== v6 ==
==> flow/design.v (excerpt) <==
module APB_TOP(
    input PCLK, PRESETn,
    input ST, WEN,
    input [8:0] APB_WADRS, APB_RADRS,
    input [7:0] APB_WDATA,
    output [7:0] APB_RDATA_OUT,
    output PSLVERR
);
clock: 1.95 ns
lec_check: 0
abc_area: 1
cap_margin: 20
core_margin: 2
core_utilization: 72
setup_slack_margin: 0.39
slew_margin: 20
run.sh (not shown) runs the stock make flow with config.mk's settings and CLKGATE_MAP_FILE=.
What the final checks of v6 revealed, after a flow that finished every stage, was a layout that fails on negative setup slack.
diff inputs: v6 => v7
diff --git a/flow/config.mk b/flow/config.mk
--- a/flow/config.mk
+++ b/flow/config.mk
@@ -6,8 +6,9 @@
 export NUM_CORES = 4
 export LEC_CHECK = 0
-export ABC_AREA = 1
 export CAP_MARGIN = 20
 export CORE_MARGIN = 2
 export CORE_UTILIZATION = 72
-export SETUP_SLACK_MARGIN = 0.39
+export CTS_CLUSTER_SIZE = 32
+export PLACE_DENSITY_LB_ADDON = 0.0
+export SETUP_SLACK_MARGIN = 0.35
 export SLEW_MARGIN = 20
==> flow/constraint.sdc <==
create_clock -name core_clock -period 1.2 [get_ports {PCLK}]
set_input_delay 0.2400 -clock core_clock [delete_from_list [all_inputs] [get_ports {PCLK}]]
set_output_delay 0.2400 -clock core_clock [all_outputs]
set_load 0.01 [all_outputs]
v7 is listed as incomplete: the tool reported an error in global routing (5_1_grt) and the run ended there. v7 -> v6: cell area after placement flat. From v6 to v7 the numbers moved as follows: die area now sits lower, area fraction in and, or, nand and nor cells after synthesis went down by 20 points. Relative to v6, v7 improves synthesized area. Re share of the yosys chip area belonging to registers: v7 and v6 aren't equal, and the higher value belongs to v7. From v6 to v7 the numbers moved as follows: yosys-reported design area after synthesis shrank by 5.0%, core box area shrank by 1700 µm².

* * *

wip/raven:
Starting RTL as in the previous note.
export LEC_CHECK = 0
export ABC_AREA = 1
export CAP_MARGIN = 0
export CELL_PAD_IN_SITES_GLOBAL_PLACEMENT = 3
export CORE_ASPECT_RATIO = 0.66
export CORE_MARGIN = 3
export CORE_UTILIZATION = 40
export PLACE_DENSITY_LB_ADDON = 0.24
export SLEW_MARGIN = 40
export TNS_END_PERCENT = 55
create_clock -name core_clock -period 2.7 [get_ports {PCLK}]
wip/raven went all the way through synthesis, placement and routing and the layout is clean on timing, DRC and antenna.
#### Input delta (wip/amber over wip/raven)
# wip/raven
export LEC_CHECK = 0
export ABC_AREA = 1
export CAP_MARGIN = 0
export CELL_PAD_IN_SITES_GLOBAL_PLACEMENT = 3
export CORE_ASPECT_RATIO = 0.66
export CORE_MARGIN = 3
export CORE_UTILIZATION = 40
export PLACE_DENSITY_LB_ADDON = 0.24
export SLEW_MARGIN = 40
export TNS_END_PERCENT = 55
create_clock -name core_clock -period 2.7 [get_ports {PCLK}]
# wip/amber
export LEC_CHECK = 0
export CAP_MARGIN = 5
export CELL_PAD_IN_SITES_DETAIL_PLACEMENT = 2
export CORE_MARGIN = 2
export CORE_UTILIZATION = 46
export GPL_ROUTABILITY_DRIVEN = 0
export MIN_ROUTING_LAYER = met2
export SETUP_SLACK_MARGIN = 1.0
export SLEW_MARGIN = 20
export TNS_END_PERCENT = 5
create_clock -name core_clock -period 2.7 [get_ports {PCLK}]
==> results <==
- Status wip/amber: flow complete, layout not clean - negative setup slack
- The number of buffers other than clock buffers in the final layout in wip/amber sits 100 above the value recorded for wip/raven.
- Going from wip/raven to wip/amber, horizontal die dimension shrinks by 26%.
- Diff wip/raven -> wip/amber: count of buffers inserted at the top-level ports saw little to no change; routed wire length on met2 saw an increase; cell area saw an increase; power spent charging and discharging nets saw an increase; sequential cell area saw little to no change.
Input changes introduced in wip/tundra (baseline for comparison: wip/amber):
# wip/amber
export LEC_CHECK = 0
export CAP_MARGIN = 5
export CELL_PAD_IN_SITES_DETAIL_PLACEMENT = 2
export CORE_MARGIN = 2
export CORE_UTILIZATION = 46
export GPL_ROUTABILITY_DRIVEN = 0
export MIN_ROUTING_LAYER = met2
export SETUP_SLACK_MARGIN = 1.0
export SLEW_MARGIN = 20
export TNS_END_PERCENT = 5
create_clock -name core_clock -period 2.7 [get_ports {PCLK}]
# wip/tundra
export LEC_CHECK = 0
export CAP_MARGIN = 20
export CORE_MARGIN = 2
export CORE_UTILIZATION = 13
export SETUP_SLACK_MARGIN = 1.0
export SLEW_MARGIN = 20
create_clock -name core_clock -period 3.19 [get_ports {PCLK}]
==> comparison <==
wip/tundra finished every stage and its layout cleared the timing, DRC and antenna checks.
Hold slack was higher in the run labelled wip/tundra.
wip/tundra against wip/amber: total power after layout decreased by 23% relative to the old numbers; number of buffers inserted by post-CTS setup repair decreased by 15 relative to the old numbers.
Per the comparison of wip/tundra with wip/amber, fraction of area in registers went down 1.0 points, utilization went down 42 points, sequential cell area held.
diff inputs: wip/tundra => wip/nickel
# wip/tundra
export LEC_CHECK = 0
export CAP_MARGIN = 20
export CORE_MARGIN = 2
export CORE_UTILIZATION = 13
export SETUP_SLACK_MARGIN = 1.0
export SLEW_MARGIN = 20
create_clock -name core_clock -period 3.19 [get_ports {PCLK}]
# wip/nickel
export LEC_CHECK = 0
export ABC_AREA = 1
export CAP_MARGIN = 20
export CORE_MARGIN = 2
export CORE_UTILIZATION = 72
export CTS_CLUSTER_DIAMETER = 399
export SETUP_SLACK_MARGIN = 0.58
export SLEW_MARGIN = 20
create_clock -name core_clock -period 1.95 [get_ports {PCLK}]
[summary]
- wip/nickel: it failed with a tool error in 4_1_cts, so there are no final results.
- Floorplan utilization: wip/nickel vs wip/tundra up 60 points
- As of wip/nickel, post-synthesis area per instance had fallen by more than a quarter compared to wip/tundra.
- The lower basic-gate share of the synthesized area counting and, or, nand and nor cells came out of wip/tundra.
- Compared with wip/tundra, wip/nickel shows a higher final weighted congestion in routability-driven placement.
- Delta (wip/nickel minus wip/tundra): yosys-reported design area after synthesis climbed about 5%, standard cell area after detailed placement dropped about 4%.
Modified inputs, wip/harbor compared to wip/nickel
# wip/nickel
export LEC_CHECK = 0
export ABC_AREA = 1
export CAP_MARGIN = 20
export CORE_MARGIN = 2
export CORE_UTILIZATION = 72
export CTS_CLUSTER_DIAMETER = 399
export SETUP_SLACK_MARGIN = 0.58
export SLEW_MARGIN = 20
create_clock -name core_clock -period 1.95 [get_ports {PCLK}]
# wip/harbor
export LEC_CHECK = 0
export ABC_AREA = 1
export CAP_MARGIN = 20
export CORE_MARGIN = 2
export CORE_UTILIZATION = 70
export SLEW_MARGIN = 20
create_clock -name core_clock -period 1.95 [get_ports {PCLK}]
Notes after the runs:
- Status: instance area after placement parity (wip/harbor, wip/nickel)
- In wip/harbor, the chip height came out about 1.4% above the value in wip/nickel.
- Die size: wip/harbor exceeds wip/nickel
- wip/harbor ran in full, but the layout does not pass; the checks complain about negative setup slack.

* * *

## v28
Starting RTL as in the previous note.
make LEC_CHECK=0 ABC_AREA=0 CAP_MARGIN=5 CELL_PAD_IN_SITES_DETAIL_PLACEMENT=0 CORE_ASPECT_RATIO=1.72 CORE_MARGIN=2 CORE_UTILIZATION=46 CTS_CLUSTER_DIAMETER=294 GPL_ROUTABILITY_DRIVEN=0 HOLD_SLACK_MARGIN=-0.1 MIN_ROUTING_LAYER=met1 SETUP_SLACK_MARGIN=1.0 SLEW_MARGIN=5 TNS_END_PERCENT=5 finish   # period 2.7 ns
> inputs changed (v28 -> v37)
Settings: a deleted CTS_CLUSTER_DIAMETER that had been 294; a change of CORE_UTILIZATION from 46 to 70; a deleted TNS_END_PERCENT that had been 5; an added CTS_CLUSTER_SIZE of 27; a change of SLEW_MARGIN from 5 to 20; a change of CAP_MARGIN from 5 to 10; a deleted GPL_ROUTABILITY_DRIVEN that had been 0; a deleted CORE_ASPECT_RATIO that had been 1.72; a deleted CELL_PAD_IN_SITES_DETAIL_PLACEMENT that had been 0; a deleted ABC_AREA that had been 0; a deleted MIN_ROUTING_LAYER that had been met1; a change of SETUP_SLACK_MARGIN from 1.0 to 0.55; a change of the clock period (ns, I/O delays scaled along) from 2.7 to 2.12.
### Flow results
v37 did not make it past global routing (5_1_grt), where a tool error ended it.
v28 -> v37: post-synthesis register bit count delta 0, exact match
Comparing v37 against v28, there is no change at all in fraction of synthesis flops using an asynchronous set or reset pin.
| initial core utilization | higher: v37 |
Detailed-placement wirelength estimate is lower on v28
For post-synthesis net count, v28 and v37 come out practically identical.
Summary of v37 over v28: core footprint went down 35%; number of placement rows fell 40; post-cts gate resize count saw an increase.
[compare] base=v28 new=v37: width of the die grew by 6.2%; die outline area shows a reduction of 34%; count of buffers added by post-CTS timing repair for setup now sits higher.
### v37 -> v21
Settings: changing HOLD_SLACK_MARGIN from -0.1 to -0.09; changing CORE_UTILIZATION from 70 to 72; setting CTS_CLUSTER_DIAMETER to 43 for the first time; changing CAP_MARGIN from 10 to 20; changing the clock period (ns, I/O delays scaled along) from 2.12 to 2.7.
Per the final summary, v21 finished and its layout is clean on timing, DRC and antenna.
From v37 to v21, post-synthesis instance area did not move at all.
Number of placement rows (v21 vs. v37) decreases slightly
Compared with v37, in v21 area of the die went down; worst slack at placement went up; routability congestion estimate went up; HPWL reported at the end of detailed placement went down.
v21: area after detailed placement is 1000 um2 lower than what v37 reported.
Setup fix buffers added after clock tree synthesis came out lower on v21 than on v37.
Re number of buffers on the longest clock path: no difference whatsoever between v37 and v21.
Between v37 and v21, the post-synthesis simple-gate area fraction figures differ only marginally.
Count of instantiated cells in the yosys netlist: v37 vs v21 — no meaningful difference
[inputs] v38 vs v21
Settings: a deleted CTS_CLUSTER_DIAMETER that had been 43; a change of CORE_UTILIZATION from 72 to 40; a deleted CTS_CLUSTER_SIZE that had been 27; a change of SETUP_SLACK_MARGIN from 0.55 to 1.0; a deleted HOLD_SLACK_MARGIN that had been -0.09; a change of the clock period (ns, I/O delays scaled along) from 2.7 to 2.47.
## What came out
Number of non-clock buffers in the layout in v38 is 5.9% lower than in v21. Against v21 as the reference, v38 delivers a higher post-CTS resize count. Diff v21 -> v38 | core footprint | increase of 82%. On v38: routed wire length is 7.7% lower than what v21 gave. On vias after detailed routing, v38 does better than v21. The share of total power in combinational logic reported for v38 is greater than that of v21 by 0.5 points. Of v21 and v38, just one finished clean: v21. For the number of non-filler instances in the completed layout, v38 came in 19% higher than v21 did.
[inputs] v3 vs v38
Settings: swapping 40 for 71 in CORE_UTILIZATION; putting CTS_CLUSTER_DIAMETER at 398 where nothing was set; putting PLACE_DENSITY_LB_ADDON at 0.01 where nothing was set; putting TNS_END_PERCENT at 5 where nothing was set; swapping 1.0 for 0.4 in SETUP_SLACK_MARGIN; putting ABC_AREA at 1 where nothing was set; swapping 2.47 for 1.39 in the clock period (ns, I/O delays scaled along).
==> results <==
Final cell area: v3 above v38
Measured against v3, the average cell area after synthesis of v38 comes out at 1.7 times the reference value.
| number of buffer and inverter instances along the worst setup path | higher: v3 |
Diff v38 and v3: cell depth of the worst flop-to-flop path lower in v38
Every stage of v3 finished as expected; the final checks, on the other hand, flagged setup timing, which means the layout fails.
v3: number of instances in the placed design is 570 higher than what v38 reported.

* * *

APB_TOP again, from the RTL that the note above started with.
clock: 2.7 ns
lec_check: 0
abc_area: 0
cap_margin: 5
cell_pad_in_sites_detail_placement: 2
core_margin: 2
core_utilization: 46
cts_cluster_diameter: 294
gpl_routability_driven: 0
hold_slack_margin: -0.1
min_routing_layer: met1
setup_slack_margin: 1.0
slew_margin: 20
tns_end_percent: 5
The first run reached the layout checks and failed them: setup timing.
Rerun with:
Settings changed: ABC_AREA 0 to 1, CELL_PAD_IN_SITES_DETAIL_PLACEMENT 2 to default, CORE_UTILIZATION 46 to 72, CTS_CLUSTER_DIAMETER 294 to default, CTS_CLUSTER_SIZE from default to 23, GPL_ROUTABILITY_DRIVEN 0 to default, MIN_ROUTING_LAYER met1 to default, SETUP_SLACK_MARGIN 1.0 to 0.62, TNS_END_PERCENT 5 to default.
Clock period 2.7 ns to 2.26 ns, I/O delays scaled along.
The new run passed the timing, DRC and antenna checks.
Final area goes up by about 4%.
Die area decreases by about 32%.
Area after synthesis climbs by 5.2%.
Setup slack gains 0.15 ns.
Power grows by 15%.
Global-route usage increases by 3.8 points.
Utilization grows by 32 points.
Routed wire length is lower by 14%.
Register-to-register slack gets better by 0.15 ns.
Rerun with:
Settings changed: ABC_AREA 1 to default, CAP_MARGIN 5 to 20, CORE_UTILIZATION 72 to 71, CTS_CLUSTER_SIZE 23 to default, HOLD_SLACK_MARGIN -0.1 to default, PLACE_DENSITY_LB_ADDON from default to 0.01, SETUP_SLACK_MARGIN 0.62 to default.
Clock period 2.26 ns to 2.22 ns, I/O delays scaled along.
=>
- The new run reached the layout checks and failed them: setup timing
- synthesized area is lower by about 5%
- routed wire length shrinks by about 15%
- utilization falls by 3.6 points
- clock-buffer cell count climbs by 1

* * *

APB_TOP again, from the RTL that the note above started with.
Design APB_TOP, start of the top module:
module APB_TOP(
    input PCLK, PRESETn,
    input ST, WEN,
    input [8:0] APB_WADRS, APB_RADRS,
    input [7:0] APB_WDATA,
    output [7:0] APB_RDATA_OUT,
    output PSLVERR
);
Settings: LEC_CHECK=0, ABC_AREA=1, CAP_MARGIN=0, CELL_PAD_IN_SITES_GLOBAL_PLACEMENT=3, CORE_ASPECT_RATIO=0.66, CORE_MARGIN=3, CORE_UTILIZATION=40, GPL_TIMING_DRIVEN=0, MAX_ROUTING_LAYER=met4, MIN_ROUTING_LAYER=met2, PLACE_DENSITY_LB_ADDON=0.24, SLEW_MARGIN=40, TNS_END_PERCENT=55; clock period 2.7 ns.
The first run ran to the end with violations: setup timing.
==> next run, changes <==
- CAP_MARGIN: 0 -> 5
- CELL_PAD_IN_SITES_GLOBAL_PLACEMENT: 3 -> not set
- CORE_ASPECT_RATIO: 0.66 -> not set
- CORE_MARGIN: 3 -> 2
- CORE_UTILIZATION: 40 -> 72
- CTS_CLUSTER_SIZE: not set -> 23
- GPL_TIMING_DRIVEN: 0 -> not set
- MAX_ROUTING_LAYER: met4 -> not set
- MIN_ROUTING_LAYER: met2 -> not set
- PLACE_DENSITY_LB_ADDON: 0.24 -> not set
- SETUP_SLACK_MARGIN: not set -> 0.62
- TNS_END_PERCENT: 55 -> not set
- clock period: 2.7 -> 2.26 ns (I/O delays scaled with it)
Now the flow went through all stages and came out clean; setup slack improves by 0.39 ns; hold slack is about the same; clock power came out higher by 18%; routed wire length came out lower by 20%; clock skew came out lower by 0.013 ns; utilization came out higher by 43 points; via count came out lower by 18%; cell area came out higher by 6.0%.
==> next run, changes <==
- ABC_AREA: 1 -> not set
- CAP_MARGIN: 5 -> 20
- CORE_ASPECT_RATIO: not set -> 1.57
- CTS_CLUSTER_SIZE: 23 -> 32
- GPL_ROUTABILITY_DRIVEN: not set -> 0
- PLACE_DENSITY_LB_ADDON: not set -> 0.0
- SETUP_SLACK_MARGIN: 0.62 -> 0.35
- SLEW_MARGIN: 40 -> 20
- clock period: 2.26 -> 1.2 ns (I/O delays scaled with it)
After rerunning: Now the flow ran to the end with violations: setup timing. Routed wire length rises by 5.7%. First-iteration DRC count falls by 28%. Core utilization rises by 2.9 points. Maximum frequency falls by 20%. Clock power rises by 91%. Total power rises by 88%. Worst hold slack degrades by 0.15 ns. Setup slack degrades by 1.6 ns. Clock skew rises by 0.015 ns.
==> next run, changes <==
- CORE_ASPECT_RATIO: 1.57 -> not set
- CORE_UTILIZATION: 72 -> 70
- CTS_CLUSTER_SIZE: 32 -> 40
- GPL_ROUTABILITY_DRIVEN: 0 -> not set
- HOLD_SLACK_MARGIN: not set -> -0.1
- PLACE_DENSITY_LB_ADDON: 0.0 -> not set
- SETUP_SLACK_MARGIN: 0.35 -> 0.59
- clock period: 1.2 -> 2.07 ns (I/O delays scaled with it)
The changed run completed, yet does not pass: setup timing; synthesized area stays the same; wire length went down by about a fifth; non-clock buffer count fell by 70.
==> next run, changes <==
- CORE_UTILIZATION: 70 -> 72
- CTS_CLUSTER_SIZE: 40 -> 32
- GPL_ROUTABILITY_DRIVEN: not set -> 0
- HOLD_SLACK_MARGIN: -0.1 -> not set
- PLACE_DENSITY_LB_ADDON: not set -> 0.0
- SETUP_SLACK_MARGIN: 0.59 -> -0.1
- clock period: 2.07 -> 1.48 ns (I/O delays scaled with it)
Result:
- The new run aborted during global routing, error ODB-0269
- synthesized cell count is unchanged
- die area decreases by about 2.7%
- area after synthesis does not change
Power is estimated from default activity; no workload was simulated.
